## delta
## CPUSystem
module CPUSystem(Clock, Reset, T, Mem_Address, Mem_WData, Mem_RData, Mem_Read, Mem_Write);
Settings: LEC_CHECK=0, ABC_AREA=1, CAP_MARGIN=10, CELL_PAD_IN_SITES_DETAIL_PLACEMENT=0, CELL_PAD_IN_SITES_GLOBAL_PLACEMENT=0, CORE_ASPECT_RATIO=0.92, CORE_MARGIN=2, CORE_UTILIZATION=72, CTS_CLUSTER_DIAMETER=231, GPL_ROUTABILITY_DRIVEN=1, MAX_ROUTING_LAYER=met5, MIN_ROUTING_LAYER=met1, PLACE_DENSITY=0.37, SETUP_SLACK_MARGIN=-0.06, SLEW_MARGIN=30; clock period 5.11 ns.
run.sh (not shown) runs the stock make flow with config.mk's settings and CLKGATE_MAP_FILE=.
From the logs: delta reached the end of the flow and failed the layout checks with setup timing.
> inputs changed (delta -> maple)
==> flow/config.mk <==
export PLATFORM = sky130hd
export DESIGN_NAME = CPUSystem
export DESIGN_NICKNAME = CPUSystem
export VERILOG_FILES = /design/flow/design.v
export SDC_FILE = /design/flow/constraint.sdc
export NUM_CORES = 4
export LEC_CHECK = 0
export ABC_AREA = 1
export CAP_MARGIN = 0
export CORE_MARGIN = 2
export CORE_UTILIZATION = 72
export CTS_CLUSTER_DIAMETER = 172
export CTS_CLUSTER_SIZE = 10
export SLEW_MARGIN = 20
==> flow/constraint.sdc <==
create_clock -name core_clock -period 4.38 [get_ports {Clock}]
set_input_delay 0.8760 -clock core_clock [delete_from_list [all_inputs] [get_ports {Clock}]]
set_output_delay 0.8760 -clock core_clock [all_outputs]
set_load 0.01 [all_outputs]
==> comparison <==
- maple vs delta: post-detailed-placement cell area up by a little under 10%
- TritonCTS buffer count ends up lower on maple.
- maple against delta: worst slack after detailed placement lower, area of the synthesized netlist per yosys stat roughly the same, cell count after synthesis roughly the same, horizontal extent of the die lower, starting utilization of the core area lower.
- Between delta and maple, the die size does not differ in any meaningful way.
- What ended maple was a tool error in global routing (5_1_grt); the run never finished.
--- input diff maple..umber ---
-- flow/config.mk --
<<< maple, line 9
export CAP_MARGIN = 0
>>> umber, line 9
export CAP_MARGIN = 20
<<< maple, line 12
export CTS_CLUSTER_DIAMETER = 172
export CTS_CLUSTER_SIZE = 10
>>> umber, line 12
export PLACE_DENSITY_LB_ADDON = 0.19
==> flow/constraint.sdc <==
create_clock -name core_clock -period 5.37 [get_ports {Clock}]
set_input_delay 1.0740 -clock core_clock [delete_from_list [all_inputs] [get_ports {Clock}]]
set_output_delay 1.0740 -clock core_clock [all_outputs]
set_load 0.01 [all_outputs]
==> comparison <==
umber ran in full, but the layout does not pass; the checks complain about setup timing. From maple to umber, total I/O pin count did not move at all. Reported for umber and maple, count of flip-flops with a built-in enable after synthesis turned out identical to the last digit. Relative to maple, the placer congestion estimate of umber is lower by about 4%. umber against maple: number of buffers created by CTS higher, area fraction in mux cells roughly the same, effective utilization at floorplan roughly the same. In the metrics for umber and maple, the one carrying the lower post-placement setup slack is maple. umber ends up with a total setup buffers inserted after CTS that is 82 lower than in maple. Placed standard-cell area, umber and maple: smaller value in umber. umber vs maple — number of placed instances, taps included dropped by a few percent.
[inputs] willow vs umber
-- flow/config.mk --
<<< umber, line 8
export ABC_AREA = 1
>>> willow, line 8
<<< umber, line 11
export CORE_UTILIZATION = 72
export PLACE_DENSITY_LB_ADDON = 0.19
>>> willow, line 10
export CORE_UTILIZATION = 57
export SETUP_SLACK_MARGIN = 2.67
==> flow/constraint.sdc <==
create_clock -name core_clock -period 9.34 [get_ports {Clock}]
set_input_delay 1.8680 -clock core_clock [delete_from_list [all_inputs] [get_ports {Clock}]]
set_output_delay 1.8680 -clock core_clock [all_outputs]
set_load 0.01 [all_outputs]
==> results <==
Summary — critical path arrival, willow relative to umber: higher, by 0.68 ns.
Routed wire length: willow vs umber up 2400 um
willow: PASS, flow complete, no timing, DRC or antenna violations
From umber to willow, count of antenna diodes in the layout did not move at all.
[compare] base=umber new=willow: setup-violating endpoint count in the final report went down by 2; total cell area at the placement stage went down by 4.8%.
--- input diff willow..quartz ---
-- flow/config.mk --
<<< willow, line 10
export CORE_UTILIZATION = 57
export SETUP_SLACK_MARGIN = 2.67
>>> quartz, line 10
export CORE_UTILIZATION = 40
==> flow/constraint.sdc <==
create_clock -name core_clock -period 12.0 [get_ports {Clock}]
set_input_delay 2.4000 -clock core_clock [delete_from_list [all_inputs] [get_ports {Clock}]]
set_output_delay 2.4000 -clock core_clock [all_outputs]
set_load 0.01 [all_outputs]
==> results <==
- quartz went all the way through the flow, and no timing, DRC or antenna check failed.
- quartz vs willow: register-to-register slack up in quartz
- More vias were needed by willow than by quartz.
- willow has a higher sequential standard cell area than quartz.
- Any difference in post-synthesis chip area from yosys between quartz and willow is small enough to ignore.
- Setup slack was lower in willow than in quartz.
- Looking at critical path launch point, the q_RF_OutBSel[1] result is from willow; the q_RF_OutBSel[2] one comes from quartz.
- Going from willow to quartz, deepest clock path buffer count comparable; cell area now smaller.
Input changes introduced in yarrow (baseline for comparison: quartz):
-- flow/config.mk --
<<< quartz, line 8
export CAP_MARGIN = 20
>>> yarrow, line 8
export ABC_AREA = 1
export CAP_MARGIN = 40
export CELL_PAD_IN_SITES_DETAIL_PLACEMENT = 1
<<< quartz, line 10
export CORE_UTILIZATION = 40
>>> yarrow, line 12
export CORE_UTILIZATION = 41
export MAX_ROUTING_LAYER = met4
export PLACE_DENSITY_LB_ADDON = 0.09
Against quartz, via count in yarrow rose by more than 10%. Summary of yarrow over quartz: die area went down by about 2.7%, clock period minus final worst setup slack went down by 0.81 ns, final cell count went up by 879. yarrow vs quartz, core utilization before placement went up by 0.85 points. Clock network latency to the later pin of the worst-skew pair: yarrow < quartz. Iteration tally of the first detailed-router pass in yarrow vs quartz: down 1. Compared with quartz, combinational gate power in yarrow increased by more than 100%.

========
CPUSystem again, from the RTL that the note above started with.
Settings: LEC_CHECK=0, ABC_AREA=1, CAP_MARGIN=20, CORE_MARGIN=2, CORE_UTILIZATION=72, CTS_CLUSTER_DIAMETER=29, PLACE_DENSITY_LB_ADDON=0.19, SETUP_SLACK_MARGIN=1.32, SLEW_MARGIN=20; clock period 5.11 ns.
The baseline did not get past global routing (5_1_grt) on GRT-0232.
Edit:
CORE_ASPECT_RATIO = 0.99   (was not set)
CTS_CLUSTER_DIAMETER = not set   (was 29)
CTS_CLUSTER_SIZE = 78   (was not set)
HOLD_SLACK_MARGIN = 0.07   (was not set)
PLACE_DENSITY = 0.35   (was not set)
PLACE_DENSITY_LB_ADDON = not set   (was 0.19)
SETUP_SLACK_MARGIN = not set   (was 1.32)
The changed run produced a layout that fails on setup timing; die area is about the same; synthesized cell count is unchanged; synthesized area is unchanged.
Edit:
CORE_ASPECT_RATIO = not set   (was 0.99)
CTS_CLUSTER_DIAMETER = 46   (was not set)
CTS_CLUSTER_SIZE = 31   (was 78)
HOLD_SLACK_MARGIN = not set   (was 0.07)
SETUP_SLACK_MARGIN = -0.72   (was not set)
clock period = 10.6 ns   (was 5.11 ns; I/O delays follow)
This time the run finished clean.
Clock power went down by 46%.
Synthesized cell count stays the same.
Setup slack improves by 2.6 ns.
Clock-buffer cell count went up by 8.
Critical path depth went up by 3.
Routed wire length went down by 0.61%.
Edit:
CTS_CLUSTER_DIAMETER = not set   (was 46)
CTS_CLUSTER_SIZE = not set   (was 31)
PLACE_DENSITY = not set   (was 0.35)
PLACE_DENSITY_LB_ADDON = 0.19   (was not set)
SETUP_SLACK_MARGIN = not set   (was -0.72)
clock period = 5.32 ns   (was 10.6 ns; I/O delays follow)
After rerunning: Now the flow completed, yet does not pass: setup timing; combinational power climbs by 140%; global-route usage climbs by 0.32 points; register-to-register slack is worse by 4.9 ns; die size is unchanged; synthesized area stays the same; wire length climbs by 9.4%.
Edit:
ABC_AREA = not set   (was 1)
CORE_UTILIZATION = 37   (was 72)
PLACE_DENSITY_LB_ADDON = not set   (was 0.19)
clock period = 9.2 ns   (was 5.32 ns; I/O delays follow)
After rerunning: This time the run completed with no timing, DRC or antenna violations; worst setup slack gains 1.7 ns; critical path depth drops by 4; total power drops by 67%; wire length drops by 5.0%; non-clock buffer count drops by 138; die size climbs by about 90%; sequential share of layout area climbs by 1.4 points.

========
Starting RTL as in the previous note.
Settings: LEC_CHECK=0, CAP_MARGIN=30, CELL_PAD_IN_SITES_GLOBAL_PLACEMENT=2, CORE_MARGIN=4, CORE_UTILIZATION=40, CTS_CLUSTER_DIAMETER=280, SLEW_MARGIN=40; clock period 11.7 ns.
Change:
CAP_MARGIN = 20   (was 30)
CELL_PAD_IN_SITES_GLOBAL_PLACEMENT = unset   (was 2)
CORE_MARGIN = 2   (was 4)
CORE_UTILIZATION = 66   (was 40)
CTS_CLUSTER_DIAMETER = unset   (was 280)
SETUP_SLACK_MARGIN = 1.14   (was unset)
SLEW_MARGIN = 20   (was 40)
clock period = 7.83 ns   (was 11.7 ns; I/O delays follow)
Effect:
- The changed run completed without violations
- hold slack improves by 0.0080 ns
- sequential share of layout area fell by 0.21 points
- sequential power grows by 49%
- die size is lower by 41%
- clock-buffer cell count shrinks by 17
- setup slack gets worse by 2.0 ns
- global-route usage came out higher by 16 points
- total power is higher by about 50%
- final area came out higher by about 1.7%
Change:
CORE_UTILIZATION = 40   (was 66)
SETUP_SLACK_MARGIN = unset   (was 1.14)
clock period = 9.2 ns   (was 7.83 ns; I/O delays follow)
What happened: The new run completed with no timing, DRC or antenna violations. Clock power shrinks by a little under a tenth. Via count shrinks by a few percent. Routed wire length grows by a few percent. Final cell count grows by a few percent. Clock-buffer cell count grows by 4. Worst hold slack loses 0.014 ns. Register-to-register slack gains 0.50 ns. Power shrinks by about a fifth.

========
Starting RTL as in the previous note.
Settings: LEC_CHECK=0, ABC_AREA=1, CAP_MARGIN=0, CORE_ASPECT_RATIO=0.5, CORE_MARGIN=2, CORE_UTILIZATION=72, CTS_CLUSTER_DIAMETER=172, CTS_CLUSTER_SIZE=10, PLACE_DENSITY=0.39, SLEW_MARGIN=20; clock period 4.38 ns.
The baseline died in global routing.
Edit:
Settings changed: ABC_AREA 1 to unset, CAP_MARGIN 0 to 20, CORE_ASPECT_RATIO 0.5 to unset, CORE_UTILIZATION 72 to 40, CTS_CLUSTER_DIAMETER 172 to unset, CTS_CLUSTER_SIZE 10 to unset, PLACE_DENSITY 0.39 to unset.
Clock period 4.38 ns to 16.5 ns, I/O delays scaled along.
The changed run finished clean.
Area after synthesis is higher by 0.34%.
Synthesized cell count is lower by 16%.
Die size is higher by 78%.
Edit:
Settings changed: CORE_UTILIZATION 40 to 60.
Clock period 16.5 ns to 8.38 ns, I/O delays scaled along.
After rerunning:
- The changed run finished with timing, DRC and antenna clean
- cell count came out lower by 6.0%
- final area shrinks by 0.93%
- die area shrinks by 33%
Edit:
Settings changed: ABC_AREA set to 1, CORE_UTILIZATION 60 to 72, CTS_CLUSTER_DIAMETER set to 172, CTS_CLUSTER_SIZE set to 100.
Clock period 8.38 ns to 4.31 ns, I/O delays scaled along.
This time the run failed in global routing, error GRT-0232.
Area after synthesis came out lower slightly.
Die area came out lower by about a fifth.
Synthesized cell count goes up by about a fifth.
Edit:
Settings changed: CAP_MARGIN 20 to 0, CTS_CLUSTER_DIAMETER 172 to 376, SETUP_SLACK_MARGIN set to 0.41.
Clock period 4.31 ns to 5.11 ns, I/O delays scaled along.
The changed run stopped in global routing.
Die size is unchanged.
Synthesized area does not change.
Synthesized cell count stays the same.
Edit:
Settings changed: ABC_AREA 1 to unset, CAP_MARGIN 0 to 20, CTS_CLUSTER_DIAMETER 376 to unset, CTS_CLUSTER_SIZE 100 to unset, SETUP_SLACK_MARGIN 0.41 to unset.
Clock period 5.11 ns to 6.17 ns, I/O delays scaled along.
The new run completed and failed the layout checks on negative setup slack.
Synthesized cell count goes down by about a fifth.
Die area goes up slightly.
Synthesized area goes up slightly.
Power figures rest on the tool's default switching activity, not on a simulated workload.
